== job 101 ==
## apb_master
module apb_master(
  input pclk, 
  input preset,
  input [31:0]paddr,
  input pwrite,
  input [2:0]pprot,
  input [31:0]pwdata,
  input [3:0]pstrb,
  output  reg[31:0]prdata,
  output pslverr,
  output reg penable,
  output reg [3:0]psel,
  output reg pready
);
  wire [31:0] prdata0,prdata1,prdata2,prdata3;
  wire pslverr0,pslverr1,pslverr2,pslverr3;
  wire pready0,pready1,pready2,pready3;
  apb_slave slave0 (pclk,psel[0],penable,preset,paddr,pwrite,pprot,pwdata,pstrb,prdata0,pslverr0,pready0);
  apb_slave slave1 (pclk,psel[1],penable,preset,paddr,pwrite,pprot,pwdata,pstrb,prdata1,pslverr1,pready1);
  apb_slave slave2 (pclk,psel[2],penable,preset,paddr,pwrite,pprot,pwdata,pstrb,prdata2,pslverr2,pready2);
  apb_slave slave3 (pclk,psel[3],penable,preset,paddr,pwrite,pprot,pwdata,pstrb,prdata3,pslverr3,pready3); 
  assign pslverr=pslverr0|pslverr1|pslverr2|pslverr3;
  reg [1:0]state,nextstate;
  parameter idle=2'b0,setup=2'd1,access=2'd2;
  always@(posedge pclk)begin
      if(~preset) state<=idle;
      else state<=nextstate;
  end
  always @(*) begin
    nextstate=idle;
    penable=1'b0;
    case (state)
      idle : begin
        penable=1'b0;
        if(|paddr) nextstate=setup;
        else nextstate=idle;
      end
      setup : begin
        penable=1'b0;
        if(|paddr) nextstate=access;
        else nextstate=idle;
      end
      access:  begin
        penable=1'b1;
        if ( (paddr!=4'b0) && (pready==1'b1)) nextstate=setup;
        else if( (paddr==4'b0) && (pready==1'b1)) nextstate=idle;
        else nextstate=access;
      end
       default nextstate=idle;
    endcase
    case (paddr[31:30])
        2'b00 : begin
                psel=4'b0001;
                prdata=prdata0;
                end
        2'b01 : begin
                psel=4'b0010;
                prdata=prdata1;
                end
        2'b10 : begin
                psel=4'b0100;
                prdata=prdata2;
                end
        2'b11 : begin
                psel=4'b1000;
                prdata=prdata3;
                end
    endcase
    pready=pready0|pready1|pready2|pready3;
  end
endmodule
Settings: LEC_CHECK=0, CAP_MARGIN=25, CORE_ASPECT_RATIO=0.65, CORE_MARGIN=2, CORE_UTILIZATION=72, PLACE_DENSITY_LB_ADDON=0.0, SETUP_SLACK_MARGIN=0.91, SLEW_MARGIN=40; clock period 3.09 ns.
run.sh (not shown) runs the stock make flow with config.mk's settings and CLKGATE_MAP_FILE=.
Here is what was changed in the inputs of job 102 compared with job 101.
Settings: setting CTS_CLUSTER_SIZE to 64 for the first time; changing SLEW_MARGIN from 40 to 20; changing SETUP_SLACK_MARGIN from 0.91 to 0.77; removing CORE_ASPECT_RATIO (formerly 0.65); removing PLACE_DENSITY_LB_ADDON (formerly 0.0); setting PLACE_DENSITY to 0.4 for the first time; changing CAP_MARGIN from 25 to 0.
## What came out
Job 102 finished every stage and its layout cleared the timing, DRC and antenna checks.
Diff job 102..job 101 | final count of pins violating max slew | unchanged
Between job 101 and job 102, the difference in die area is negligible.
Diff job 102..job 101 | cell area after synthesis | unchanged
~same total non-filler cell area in the finished layout in job 101 and job 102
[compare] base=job 101 new=job 102: met1 layer usage reported by global route went down by 5.5 points; relative slew slack went down by 6.3 points.

== run a ==
Starting RTL as in the previous note.
==> flow/config.mk <==
export PLATFORM = sky130hd
export DESIGN_NAME = apb_master
export DESIGN_NICKNAME = apb_master
export VERILOG_FILES = /design/flow/design.v
export SDC_FILE = /design/flow/constraint.sdc
export NUM_CORES = 4
export LEC_CHECK = 0
export CAP_MARGIN = 25
export CORE_ASPECT_RATIO = 0.65
export CORE_MARGIN = 2
export CORE_UTILIZATION = 72
export CTS_CLUSTER_SIZE = 63
export PLACE_DENSITY = 0.41
export SETUP_SLACK_MARGIN = 0.91
export SLEW_MARGIN = 15
==> flow/constraint.sdc <==
create_clock -name core_clock -period 3.09 [get_ports {pclk}]
set_input_delay 0.6180 -clock core_clock [delete_from_list [all_inputs] [get_ports {pclk}]]
set_output_delay 0.6180 -clock core_clock [all_outputs]
set_load 0.01 [all_outputs]
What run b does differently from run a at the input level:
--- a/flow/config.mk
+++ b/flow/config.mk
@@ -7,9 +7,11 @@
 export LEC_CHECK = 0
-export CAP_MARGIN = 25
-export CORE_ASPECT_RATIO = 0.65
+export CAP_MARGIN = 0
+export CORE_ASPECT_RATIO = 0.92
 export CORE_MARGIN = 2
 export CORE_UTILIZATION = 72
-export CTS_CLUSTER_SIZE = 63
+export CTS_CLUSTER_DIAMETER = 396
+export CTS_CLUSTER_SIZE = 13
+export MAX_ROUTING_LAYER = met4
 export PLACE_DENSITY = 0.41
-export SETUP_SLACK_MARGIN = 0.91
-export SLEW_MARGIN = 15
+export SETUP_SLACK_MARGIN = 0.78
+export SLEW_MARGIN = 35
==> results <==
- The capture point of the worst path comes out prdata[10] in one run and prdata[1] in the other, namely in run b and run a respectively.
- Run b vs. run a: total iterations of the first detailed-routing run went up by 1; flip-flop count ~0 delta; wire length fell about 3.5%.

The RTL this note starts from:
==> flow/design.v <==
module storage(input pclk,input we,input pwrite,input [31:0]paddr,input [31:0]pwdata,input [3:0]pstrb,output reg [31:0]prdata);
  reg [31:0]memory[0:31];
  always @(posedge pclk) begin
    if(we) begin
      		if(pstrb==4'b0) begin
            	memory[paddr[4:0]]<=pwdata;
            end
            else begin
              if (pstrb[0]) memory[paddr[4:0]][7:0]   <= pwdata[7:0];
            	if (pstrb[1]) memory[paddr[4:0]][15:8]  <= pwdata[15:8];
           		if (pstrb[2]) memory[paddr[4:0]][23:16] <= pwdata[23:16];
            	if (pstrb[3]) memory[paddr[4:0]][31:24] <= pwdata[31:24];
            end
    end
  end
  always @(*) begin
    if(pwrite) prdata=32'b0;
    else prdata=memory[paddr[4:0]];
  end
endmodule
module apb_slave( 
    input pclk,
    input psel,
    input penable,
    input preset, 
    input [31:0]paddr,
    input pwrite,
    input [2:0]pprot,
    input [31:0]pwdata,
    input [3:0]pstrb,
    output reg [31:0]prdata,
    output reg pslverr,
    output reg pready
  );
   reg ready;
   wire [31:0]rdata;
   storage m1(pclk,psel & penable & pwrite,pwrite,paddr,pwdata,pstrb,rdata);
   always @(*) begin
     ready=1'b0;
     if(psel & penable & pwrite) begin
            ready=~pready;
          end
     else if(psel & penable & ~pwrite) begin
            ready=~pready;
          end
     else if( ~penable) begin
            ready=1'b0;
          end
     pslverr=1'b0;
   end
   always @(posedge pclk)begin
     pready<=ready;
     prdata<=rdata;
   end   
 endmodule
module apb_master(
  input pclk, 
  input preset,
  input [31:0]paddr,
  input pwrite,
  input [2:0]pprot,
  input [31:0]pwdata,
  input [3:0]pstrb,
  output  reg[31:0]prdata,
  output pslverr,
  output reg penable,
  output reg [3:0]psel,
  output reg pready
);
  wire [31:0] prdata0,prdata1,prdata2,prdata3;
  wire pslverr0,pslverr1,pslverr2,pslverr3;
  wire pready0,pready1,pready2,pready3;
  apb_slave slave0 (pclk,psel[0],penable,preset,paddr,pwrite,pprot,pwdata,pstrb,prdata0,pslverr0,pready0);
  apb_slave slave1 (pclk,psel[1],penable,preset,paddr,pwrite,pprot,pwdata,pstrb,prdata1,pslverr1,pready1);
  apb_slave slave2 (pclk,psel[2],penable,preset,paddr,pwrite,pprot,pwdata,pstrb,prdata2,pslverr2,pready2);
  apb_slave slave3 (pclk,psel[3],penable,preset,paddr,pwrite,pprot,pwdata,pstrb,prdata3,pslverr3,pready3); 
  assign pslverr=pslverr0|pslverr1|pslverr2|pslverr3;
  reg [1:0]state,nextstate;
  parameter idle=2'b0,setup=2'd1,access=2'd2;
  always@(posedge pclk)begin
      if(~preset) state<=idle;
      else state<=nextstate;
  end
  always @(*) begin
    nextstate=idle;
    penable=1'b0;
    case (state)
      idle : begin
        penable=1'b0;
        if(|paddr) nextstate=setup;
        else nextstate=idle;
      end
      setup : begin
        penable=1'b0;
        if(|paddr) nextstate=access;
        else nextstate=idle;
      end
      access:  begin
        penable=1'b1;
        if ( (paddr!=4'b0) && (pready==1'b1)) nextstate=setup;
        else if( (paddr==4'b0) && (pready==1'b1)) nextstate=idle;
        else nextstate=access;
      end
       default nextstate=idle;
    endcase
    case (paddr[31:30])
        2'b00 : begin
                psel=4'b0001;
                prdata=prdata0;
                end
        2'b01 : begin
                psel=4'b0010;
                prdata=prdata1;
                end
        2'b10 : begin
                psel=4'b0100;
                prdata=prdata2;
                end
        2'b11 : begin
                psel=4'b1000;
                prdata=prdata3;
                end
    endcase
    pready=pready0|pready1|pready2|pready3;
  end
endmodule
clock: 3.13 ns
lec_check: 0
cap_margin: 20
core_margin: 2
core_utilization: 72
cts_cluster_diameter: 378
cts_cluster_size: 20
place_density_lb_addon: 0.0
setup_slack_margin: 0.91
slew_margin: 20
Edit:
CTS_CLUSTER_DIAMETER = unset   (was 378)
CTS_CLUSTER_SIZE = unset   (was 20)
PLACE_DENSITY = 0.4   (was unset)
PLACE_DENSITY_LB_ADDON = unset   (was 0.0)
SETUP_SLACK_MARGIN = 0.77   (was 0.91)
Outcome: Core utilization goes up by 2.4 points. Clock power goes up by well over a third. First-iteration DRC count goes down by a few percent. Global-route usage goes up by 0.87 points. Synthesized cell count does not change. Final area goes up by a few percent. Critical path depth stays the same. Combinational power barely changes. Wire length goes up by a few percent. Worst setup slack is worse by 0.035 ns. Power goes up by about a fifth.

// apb_master: RTL as listed in full above, without the edits since
make LEC_CHECK=0 CAP_MARGIN=25 CORE_ASPECT_RATIO=0.65 CORE_MARGIN=2 CORE_UTILIZATION=43 PLACE_DENSITY_LB_ADDON=0.24 SLEW_MARGIN=0 finish   # period 3.31 ns
==> next run, changes <==
Settings changed: CAP_MARGIN 25 to 20, CORE_ASPECT_RATIO 0.65 to unset, CORE_UTILIZATION 43 to 45, PLACE_DENSITY set to 0.6, PLACE_DENSITY_LB_ADDON 0.24 to unset, SLEW_MARGIN 0 to 20.
Clock period 3.31 ns to 8.0 ns, I/O delays scaled along.
- routed wire length fell by about 6%
- sequential power fell by 59%
- global-route usage fell by 0.53 points
- area after synthesis is unchanged
- final area fell by 4.7%
- total power fell by about 60%
- setup slack gains 2500 ps
- count of clock-buffer cells in the layout rose by 53
- via count fell by about 6%
==> next run, changes <==
Settings changed: CORE_UTILIZATION 45 to 66, CTS_CLUSTER_SIZE set to 98, PLACE_DENSITY 0.6 to 0.37, TNS_END_PERCENT set to 10.
Clock period 8.0 ns to 4.73 ns, I/O delays scaled along.
First-iteration DRC count grows by 19%.
Final area grows by 1.3%.
Critical path depth does not change.
Worst setup slack loses 1700 ps.
Sequential share of layout area drops by 0.88 points.
Global-route usage is higher by 11 points.
Clock power rises by 64%.
Area after synthesis is unchanged.
Utilization climbs by 25 points.
==> next run, changes <==
Settings changed: CORE_ASPECT_RATIO set to 0.5, CORE_UTILIZATION 66 to 72, CTS_CLUSTER_DIAMETER set to 400, CTS_CLUSTER_SIZE 98 to unset, PLACE_DENSITY 0.37 to 0.6, SETUP_SLACK_MARGIN set to 0.89, TNS_END_PERCENT 10 to unset.
Clock period 4.73 ns to 3.09 ns, I/O delays scaled along.
After rerunning:
- The changed run ran to the end with no violations
- synthesized cell count stays the same
- via count rises by 2.7%
- cell area rises by 2.0%
- clock skew falls by 12 ps
- final cell count falls by 2.2%
- routed wire length falls by 0.70%
- clock-buffer cell count falls by 73
- register-to-register slack is worse by 760 ps
- global-route usage rises by 3.0 points
- sequential share of layout area falls by 1.3 points
==> next run, changes <==
Settings changed: CAP_MARGIN 20 to 0, CORE_ASPECT_RATIO 0.5 to 0.92, CTS_CLUSTER_DIAMETER 400 to unset, CTS_CLUSTER_SIZE set to 13, PLACE_DENSITY 0.6 to 0.41, SETUP_SLACK_MARGIN 0.89 to 0.78, SLEW_MARGIN 20 to 35.
The changed run ran to the end with no violations; power goes up by 2.5%; non-clock buffer count climbs by 238; hold slack gets worse by 57 ps; critical path depth does not change; cell count is higher by 2.5%; count of clock-buffer cells in the layout came out higher by 137; global-route usage increases by 1.2 points; flip-flop count is unchanged.
==> next run, changes <==
Settings changed: CTS_CLUSTER_DIAMETER set to 396.
After rerunning: Maximum frequency is about the same. Setup slack stays flat. Core utilization fell by 0.70 points. Wire length fell by 0.70%. Die area is unchanged. Hold slack gains 17 ps. Sequential power is about the same. Via count fell by 0.50%. Global-route usage fell by 0.22 points.

RTL: the design.v shown in full above, as it stands there.
Settings: LEC_CHECK=0, CAP_MARGIN=20, CORE_ASPECT_RATIO=0.5, CORE_MARGIN=2, CORE_UTILIZATION=72, CTS_CLUSTER_DIAMETER=400, CTS_CLUSTER_SIZE=10, PLACE_DENSITY=0.36, SETUP_SLACK_MARGIN=0.89, SLEW_MARGIN=20; clock period 3.09 ns.
The first run went through all stages and came out clean.
Change:
- CAP_MARGIN: 20 -> 35
- CORE_ASPECT_RATIO: 0.5 -> default
- CTS_CLUSTER_DIAMETER: 400 -> default
- CTS_CLUSTER_SIZE: 10 -> 13
- PLACE_DENSITY: 0.36 -> 0.4
- SETUP_SLACK_MARGIN: 0.89 -> 0.77
After rerunning: The new run went through all stages and came out clean. Routed wire length came out higher slightly. Worst setup slack loses 0.027 ns. Combinational power stays flat. Final area barely changes. Hold slack loses 0.045 ns. Utilization came out lower by 0.12 points. Clock power came out lower by a few percent. Count of clock-buffer cells in the layout came out lower by 168. Cell count came out higher by a few percent.
Change:
- CAP_MARGIN: 35 -> 20
- CTS_CLUSTER_DIAMETER: default -> 396
- CTS_CLUSTER_SIZE: 13 -> 18
- HOLD_SLACK_MARGIN: default -> 0.28
- PLACE_DENSITY: 0.4 -> 0.39
- SETUP_SLACK_MARGIN: 0.77 -> 0.92
- The changed run passed the timing, DRC and antenna checks
- total power fell by roughly a tenth
- cell area falls slightly
- core utilization fell by 1.6 points
- global-route usage came out lower by 0.39 points
- clock skew falls by 0.0068 ns
- first-iteration DRC count rose by a few percent
- fmax drops slightly
- routed wire length is lower slightly
Change:
- HOLD_SLACK_MARGIN: 0.28 -> default
- PLACE_DENSITY: 0.39 -> 0.6
What happened:
- count of clock-buffer cells in the layout does not change
- clock power is about the same
- sequential share of layout area went up by 0.13 points
- first-iteration DRC count went up by 2.2%
- design area is about the same
- synthesized area is unchanged
- setup slack gains 0.0089 ns
- utilization went down by 0.15 points
- wire length hardly moves
Change:
- CAP_MARGIN: 20 -> 10
- CORE_ASPECT_RATIO: default -> 0.92
- CTS_CLUSTER_DIAMETER: 396 -> default
- CTS_CLUSTER_SIZE: 18 -> 13
- PLACE_DENSITY: 0.6 -> 0.41
- SETUP_SLACK_MARGIN: 0.92 -> 0.61
- SLEW_MARGIN: 20 -> 35
Outcome: Die size hardly moves; final area came out higher by 1.7%; core utilization came out higher by 1.4 points.
Change:
- CAP_MARGIN: 10 -> 20
- CORE_ASPECT_RATIO: 0.92 -> default
- CTS_CLUSTER_SIZE: 13 -> default
- PLACE_DENSITY: 0.41 -> default
- PLACE_DENSITY_LB_ADDON: default -> 0.0
- SETUP_SLACK_MARGIN: 0.61 -> 0.91
- SLEW_MARGIN: 35 -> 20
- clock period: 3.09 -> 3.12 ns (I/O delays scaled with it)
After rerunning: Clock skew goes down by 0.0058 ns. Die area stays flat. Combinational power increases by a few percent. Sequential cell count does not change. Register-to-register slack is better by 0.22 ns. Design area rose slightly. Synthesized cell count is unchanged. Clock-buffer cell count came out lower by 86.

RTL: the design.v shown in full above, as it stands there.
==> flow/config.mk <==
export PLATFORM = sky130hd
export DESIGN_NAME = apb_master
export DESIGN_NICKNAME = apb_master
export VERILOG_FILES = /design/flow/design.v
export SDC_FILE = /design/flow/constraint.sdc
export NUM_CORES = 4
export LEC_CHECK = 0
export CAP_MARGIN = 20
export CORE_MARGIN = 2
export CORE_UTILIZATION = 57
export PLACE_DENSITY = 0.6
export SLEW_MARGIN = 20
==> flow/constraint.sdc <==
create_clock -name core_clock -period 5.56 [get_ports {pclk}]
set_input_delay 1.1120 -clock core_clock [delete_from_list [all_inputs] [get_ports {pclk}]]
set_output_delay 1.1120 -clock core_clock [all_outputs]
set_load 0.01 [all_outputs]
Rerun with:
CORE_UTILIZATION = 25   (was 57)
clock period = 9.07 ns   (was 5.56 ns; I/O delays follow)
First-iteration DRC count went up by about 14%.
Area after synthesis stays the same.
Power went down by 39%.
Wire length went up by about 3.6%.
Non-clock buffer count went down by 287.
Worst hold slack barely changes.
Clock power went down by about 40%.
Clock-buffer cell count went down by 51.
Final area went up by 2.0%.
Critical path depth does not change.
Rerun with:
CORE_UTILIZATION = 68   (was 25)
clock period = 3.26 ns   (was 9.07 ns; I/O delays follow)
Result: The changed run ran to the end with no violations; power climbs to 2.8 times its value; clock-buffer cell count rises by 20; worst hold slack loses 0.30 ns; sequential share of layout area came out lower by 0.95 points; critical path depth is lower by 2; wire length went down by a few percent; final area is higher slightly.
Rerun with:
CORE_UTILIZATION = 45   (was 68)
clock period = 5.56 ns   (was 3.26 ns; I/O delays follow)
After rerunning: The changed run finished with timing, DRC and antenna clean. Utilization drops by 29 points. Wire length barely changes. Final cell count goes up by a few percent. Final area shrinks by a few percent. Worst setup slack is better by 1.0 ns.
Rerun with:
CORE_UTILIZATION = 72   (was 45)
CTS_CLUSTER_SIZE = 20   (was default)
PLACE_DENSITY = default   (was 0.6)
PLACE_DENSITY_LB_ADDON = 0.0   (was default)
SETUP_SLACK_MARGIN = 1.02   (was default)
clock period = 3.48 ns   (was 5.56 ns; I/O delays follow)
After rerunning: Via count goes up by 6.6%. Design area grows by 3.0%. Synthesized area stays the same. Global-route usage is higher by 13 points. Synthesized cell count does not change. Cell count drops by about 8%.
Power figures rest on the tool's default switching activity, not on a simulated workload.
